red:
## RISC
module RISC (destinoWrWB,escribir,PCsrc,result,PCoutMEM,NReset,clk,alu_outMEM,WriteDataInMEM,datoMemOut,InstruccionIn,PCinIF,MemWriteInMEM);
  input [31:0] datoMemOut,InstruccionIn;
  input NReset,clk;
  output escribir,PCsrc,MemWriteInMEM;
  output [3:0] destinoWrWB;
  output [31:0] result,PCoutMEM,alu_outMEM,PCinIF,WriteDataInMEM;
  wire [31:0] InstruccionIn,PCoutIF,PCinIF;
  wire [31:0] InstruccionOut,inm_extID,PCinID,PCoutID;
  wire [3:0] destinoWrOutID;
  wire mbsID,negarID,jumpID,RegWriteoutID,MemtoRegID,MemWriteID,BranchID,ALUsrcID;
  wire [2:0] functID;
  wire [31:0] dato1EX,dato2EX,inm_extEX,PCinEX,PCoutEX,dataWrMemEX,alu_outEX;
  wire [3:0] destinoWrInEX,destinoWrOutEX;
  wire [2:0] functEX;
  wire RegWriteOutEX,RegWriteInEX,MemtoRegOutEX,MemtoRegInEX,MemWriteOutEX,MemWriteInEX,BranchOutEX,BranchInEX,ALUsrcEX,zeroEX,jumpEX,negarEX,mbsEX;
  wire BranchInMEM,jumpMEM,zeroMEM,MemWriteInMEM,MemWriteOutMEM,RegWriteInMEM,RegWriteOutMEM,MemtoRegInMEM,MemtoRegOutMEM;
  wire [3:0] destinoWrInMEM,destinoWrOutMEM;
  wire [31:0] datoMemOut,PCinMEM,WriteDataInMEM,alu_outWB1;
  wire [31:0] data_mem,alu_outWB2;
  wire [3:0] destinoWrInWB;
  wire RegWriteInWB,MemtoRegInWB;
  IF IF (
  .PCout(PCoutIF),
  .PCin(PCinIF));
  ID ID (
  .mbs(mbsID),
  .negar(negarID),
  .jump(jumpID),
  .dato1(dato1EX),
  .dato2(dato2EX),
  .destinoWrOut(destinoWrOutID),
  .inm_ext(inm_extID),
  .RegWriteout(RegWriteoutID),
  .MemtoReg(MemtoRegID),
  .MemWrite(MemWriteID),
  .Branch(BranchID),
  .ALUsrc(ALUsrcID),
  .funct(functID),
  .PCout(PCoutID),
  .Instruccion(InstruccionOut),
  .PCin(PCinID),
  .RegWritein(escribir),
  .dataWr(result),
  .destinoWrIn(destinoWrWB),
  .rst(NReset),
  .clk(clk));
  EX EX (
  .PCout(PCoutEX),
  .dataWrMem(dataWrMemEX),
  .destinoWrOut(destinoWrOutEX),
  ...
Settings: LEC_CHECK=0, CAP_MARGIN=10, CORE_MARGIN=2, CORE_UTILIZATION=72, CTS_CLUSTER_SIZE=47, MAX_ROUTING_LAYER=met4, PLACE_DENSITY=0.65, SETUP_SLACK_MARGIN=1.34, SLEW_MARGIN=20; clock period 4.63 ns.
run.sh (not shown) runs the stock make flow with config.mk's settings and CLKGATE_MAP_FILE=.
Ran to the end and failed final checks on setup timing: red.
Input changes introduced in blue (baseline for comparison: red):
# red
export LEC_CHECK = 0
export CAP_MARGIN = 10
export CORE_MARGIN = 2
export CORE_UTILIZATION = 72
export CTS_CLUSTER_SIZE = 47
export MAX_ROUTING_LAYER = met4
export PLACE_DENSITY = 0.65
export SETUP_SLACK_MARGIN = 1.34
export SLEW_MARGIN = 20
create_clock -name core_clock -period 4.63 [get_ports {clk}]
# blue
export LEC_CHECK = 0
export ABC_AREA = 1
export CAP_MARGIN = 20
export CORE_MARGIN = 2
export CORE_UTILIZATION = 72
export CTS_CLUSTER_DIAMETER = 160
export SLEW_MARGIN = 20
create_clock -name core_clock -period 3.91 [get_ports {clk}]
Results
- FAIL blue @ global routing: tool exited with error
- Relative to red, the count of instances resized after the clock tree is built measured on blue has decreased by more than half.
- Comparing red and blue, the higher cell count listed in synth_stat.txt was measured on blue.
- Compared with red, blue degrades die area.
Inputs modified between blue and green:
# blue
export LEC_CHECK = 0
export ABC_AREA = 1
export CAP_MARGIN = 20
export CORE_MARGIN = 2
export CORE_UTILIZATION = 72
export CTS_CLUSTER_DIAMETER = 160
export SLEW_MARGIN = 20
create_clock -name core_clock -period 3.91 [get_ports {clk}]
# green
export LEC_CHECK = 0
export CAP_MARGIN = 20
export CORE_MARGIN = 2
export CORE_UTILIZATION = 40
export SLEW_MARGIN = 20
create_clock -name core_clock -period 6.66 [get_ports {clk}]
## What came out
In summary, green completed successfully, with a layout that passed the timing, DRC and antenna checks.
Between green and blue, pre-CTS worst setup slack is lower for blue, green comes in above that.
For average cell area after synthesis, dividing the value from blue by the value from green gives 0.77.
Multiplexer share of the synthesized area in green vs blue: up 10 points
The post-detailed-placement half-perimeter wirelength in green was lower than what blue gave.
Floorplan row count (green vs. blue) increases by more than a quarter
Area after synthesis on green is ahead of blue.
Lower fraction of the mapped netlist area in adder cells was reported by blue, not green.
Higher number of buffers inserted during clock tree synthesis among green and blue: green
What orange does differently from green at the input level:
# green
export LEC_CHECK = 0
export CAP_MARGIN = 20
export CORE_MARGIN = 2
export CORE_UTILIZATION = 40
export SLEW_MARGIN = 20
create_clock -name core_clock -period 6.66 [get_ports {clk}]
# orange
export LEC_CHECK = 0
export CAP_MARGIN = 20
export CORE_MARGIN = 2
export CORE_UTILIZATION = 72
export CTS_CLUSTER_SIZE = 44
export PLACE_DENSITY = 0.65
export SLEW_MARGIN = 20
export TNS_END_PERCENT = 5
create_clock -name core_clock -period 3.7 [get_ports {clk}]
--- outcome ---
- The flow did not stop early for green: all stages ran, and the layout cleared the timing, DRC and antenna checks.
- Finished, but not clean: orange, with setup timing.
- Comparing green and orange, the lower die area is on orange.
- Sort green and orange by count of non-CTS buffers in the layout asc -> top: green
- Route | orange vs green | wire longer in orange
- The worst ir drop on vdd in green is 0.55 times that in orange.
- Compared with green, in orange power saw an increase; clock insertion delay at the later pin of the skew report dropped 30 ps; clock power now larger; final non-filler cell total lower; post-cts gate resize count climbed 33.
- The global-route total usage across every layer number comes out higher for orange vs green.

* * *

job 6541:
RISC again, from the RTL that the note above started with.
export LEC_CHECK = 0
export ABC_AREA = 1
export CAP_MARGIN = 20
export CELL_PAD_IN_SITES_DETAIL_PLACEMENT = 0
export CORE_ASPECT_RATIO = 0.63
export CORE_MARGIN = 4
export CORE_UTILIZATION = 31
export CTS_CLUSTER_DIAMETER = 172
export GPL_ROUTABILITY_DRIVEN = 1
export GPL_TIMING_DRIVEN = 0
export MAX_ROUTING_LAYER = met5
export MIN_ROUTING_LAYER = met2
export SETUP_SLACK_MARGIN = -0.4
export SLEW_MARGIN = 25
create_clock -name core_clock -period 4.69 [get_ports {clk}]
Job 6541 did not finish: a tool error stopped it during global routing.
Here is what was changed in the inputs of job 5228 compared with job 6541.
==> flow/config.mk <==
export PLATFORM = sky130hd
export DESIGN_NAME = RISC
export DESIGN_NICKNAME = RISC
export VERILOG_FILES = /design/flow/design.v
export SDC_FILE = /design/flow/constraint.sdc
export NUM_CORES = 4
export LEC_CHECK = 0
export ABC_AREA = 1
export CAP_MARGIN = 20
export CORE_MARGIN = 2
export CORE_UTILIZATION = 71
export SLEW_MARGIN = 20
==> flow/constraint.sdc <==
create_clock -name core_clock -period 4.94 [get_ports {clk}]
set_input_delay 0.9880 -clock core_clock [delete_from_list [all_inputs] [get_ports {clk}]]
set_output_delay 0.9880 -clock core_clock [all_outputs]
set_load 0.01 [all_outputs]
- Job 5228 | status: complete | timing, DRC, antenna: pass
- Job 6541 → job 5228: number of setup buffers added after CTS -13; total CTS buffers -10%.
- For area of the placeable core, dividing the value from job 5228 by the value from job 6541 gives 0.44.
- Die size: job 5228 < job 6541
- Reported for job 6541 and job 5228, number of flops mapped to enable cells by yosys turned out identical to the last digit.
For job 1494, these inputs were changed with respect to job 5228:
-- flow/config.mk --
<<< job 5228, line 11
export CORE_UTILIZATION = 71
>>> job 1494, line 11
export CORE_UTILIZATION = 72
export CTS_CLUSTER_DIAMETER = 397
export PLACE_DENSITY = 0.4
==> flow/constraint.sdc <==
create_clock -name core_clock -period 3.79 [get_ports {clk}]
set_input_delay 0.7580 -clock core_clock [delete_from_list [all_inputs] [get_ports {clk}]]
set_output_delay 0.7580 -clock core_clock [all_outputs]
set_load 0.01 [all_outputs]
### Flow results
Of job 1494 and job 5228, only job 1494 fails to finish with a clean layout.
Complete run, failing final checks: job 1494, reason negative setup slack.
From job 5228 to job 1494 the numbers moved as follows: sequential share of cell area shrank by 1.2 points, via count went up about 2.2%, post-route fraction of the period consumed by the critical path saw an increase.
Looking at first-pass GRT wire length, job 1494 sits above job 5228.
Job 5228 → job 1494: tally of filler cells in the layout now sits lower, hold slack grew by 0.18 ns.
Input changes introduced in job 1198 (baseline for comparison: job 1494):
-- flow/config.mk --
<<< job 1494, line 8
export ABC_AREA = 1
export CAP_MARGIN = 20
>>> job 1198, line 8
export CAP_MARGIN = 15
<<< job 1494, line 12
export CTS_CLUSTER_DIAMETER = 397
export PLACE_DENSITY = 0.4
>>> job 1198, line 11
export CTS_CLUSTER_SIZE = 44
export PLACE_DENSITY = 0.65
==> flow/constraint.sdc <==
create_clock -name core_clock -period 4.66 [get_ports {clk}]
set_input_delay 0.9320 -clock core_clock [delete_from_list [all_inputs] [get_ports {clk}]]
set_output_delay 0.9320 -clock core_clock [all_outputs]
set_load 0.01 [all_outputs]
[summary]
- Not one of job 1494 and job 1198 finished clean.
- As far as residual DRC count goes, job 1198 and job 1494 are indistinguishable; the numbers are identical.
- Against job 1494, area after synthesis in job 1198 fell by a little under 10%.
- In job 1198 relative to job 1494, tap cell instance count had gone down by a little under 10%.
- Going from job 1494 to job 1198, the number of signal-net buffers in the layout was found to have gone up by 8.
- Per the comparison of job 1198 with job 1494, signal arrival time at the worst endpoint +1.14 ns; sequential power shrank by about 8%.

* * *

run A:
RISC again, from the RTL that the note above started with.
Settings: LEC_CHECK=0, CAP_MARGIN=30, CELL_PAD_IN_SITES_DETAIL_PLACEMENT=0, CORE_MARGIN=2, CORE_UTILIZATION=61, CTS_CLUSTER_DIAMETER=365, GPL_ROUTABILITY_DRIVEN=0, MAX_ROUTING_LAYER=met5, MIN_ROUTING_LAYER=met1, PLACE_DENSITY_LB_ADDON=0.03, SETUP_SLACK_MARGIN=1.19, SLEW_MARGIN=0; clock period 4.01 ns.
Although run A finished all stages, its layout failed final checks on negative setup slack.
Input changes introduced in run B (baseline for comparison: run A):
Settings: CTS_CLUSTER_SIZE: unset -> 13; CORE_UTILIZATION: 61 -> 72; TNS_END_PERCENT: unset -> 5; SLEW_MARGIN: 0 -> 35; SETUP_SLACK_MARGIN: 1.19 -> 0.71; the clock period (ns, I/O delays scaled along): 4.01 -> 4.9.
Notes after the runs:
Run B ran in full, but the layout does not pass; the checks complain about negative setup slack. Run B ends up with a clock share of power that is 4.1 points lower than in run A. Taking run A as the reference, in run B final critical-path share of the clock period shrank by 18 points, sequential share of cell area grew by 4.2 points, number of detailed-routing iterations run before antenna repair grew by 1, die width shrank by 7.9%. Taking run A over run B, the non-clock buffer count ratio works out to 1.7. Compare run A and run B | critical path depth lower: run B. The via count reported for run B is lower than the one for run A. Sequential cell power down about 17% in run B wrt run A. Measured against each other, run A and run B differ in number of placement rows, the higher figure coming from run A.
Edits applied to the flow inputs when going from run B to run C:
Settings: swapping 35 for 20 in SLEW_MARGIN; swapping 30 for 40 in CAP_MARGIN; swapping 365 for 95 in CTS_CLUSTER_DIAMETER; clearing TNS_END_PERCENT, which used to be 5; swapping 0.71 for 0.66 in SETUP_SLACK_MARGIN; swapping 4.9 for 4.82 in the clock period (ns, I/O delays scaled along).
## What came out
Across run B and run C, no clean finish was achieved. Nothing crashed in run B and all stages finished; the problem is that the final layout failed, the offending checks being negative setup slack. The flow completed for run C, but it is not clean: the layout still shows negative setup slack. Looking only at worst hold slack, and setting everything else aside, the higher value of run B and run C goes to run B. Data arrival time of the worst path delta for run C relative to run B: 210 ps lower. Going from run B to run C, final period utilization down 2.4 points, time the final worst path needs with I/O delays and setup down 200 ps, minimum setup slack in the final design up 120 ps. Run C -> run B: sequential group power flat. The post-CTS setup repair buffer count of run C exceeds that of run B by 14. Compared run C vs run B, and initial antenna violation count is down in run C.
Changes in run D relative to run C:
Settings: changing CAP_MARGIN from 40 to 20; removing MIN_ROUTING_LAYER (formerly met1); removing CTS_CLUSTER_SIZE (formerly 13); removing CELL_PAD_IN_SITES_DETAIL_PLACEMENT (formerly 0); removing GPL_ROUTABILITY_DRIVEN (formerly 0); removing PLACE_DENSITY_LB_ADDON (formerly 0.03); removing CTS_CLUSTER_DIAMETER (formerly 95); removing SETUP_SLACK_MARGIN (formerly 0.66); removing MAX_ROUTING_LAYER (formerly met5); changing CORE_UTILIZATION from 72 to 52; changing the clock period (ns, I/O delays scaled along) from 4.82 to 3.79.
Results
- The layout from run D, despite a flow that completed every stage, fails the layout checks, with the failing checks listed as negative setup slack.
- Looking at first-pass iteration count of the detailed router, run D sits below run C.
- For the part of the power in registers, run D came in 3.8 points lower than run C did.
- Final standard cell utilization of the core in run D is 19 points below run C.
- Worst hold slack delta for run D relative to run C: 210 ps higher
Power and IR drop assume default switching activity.
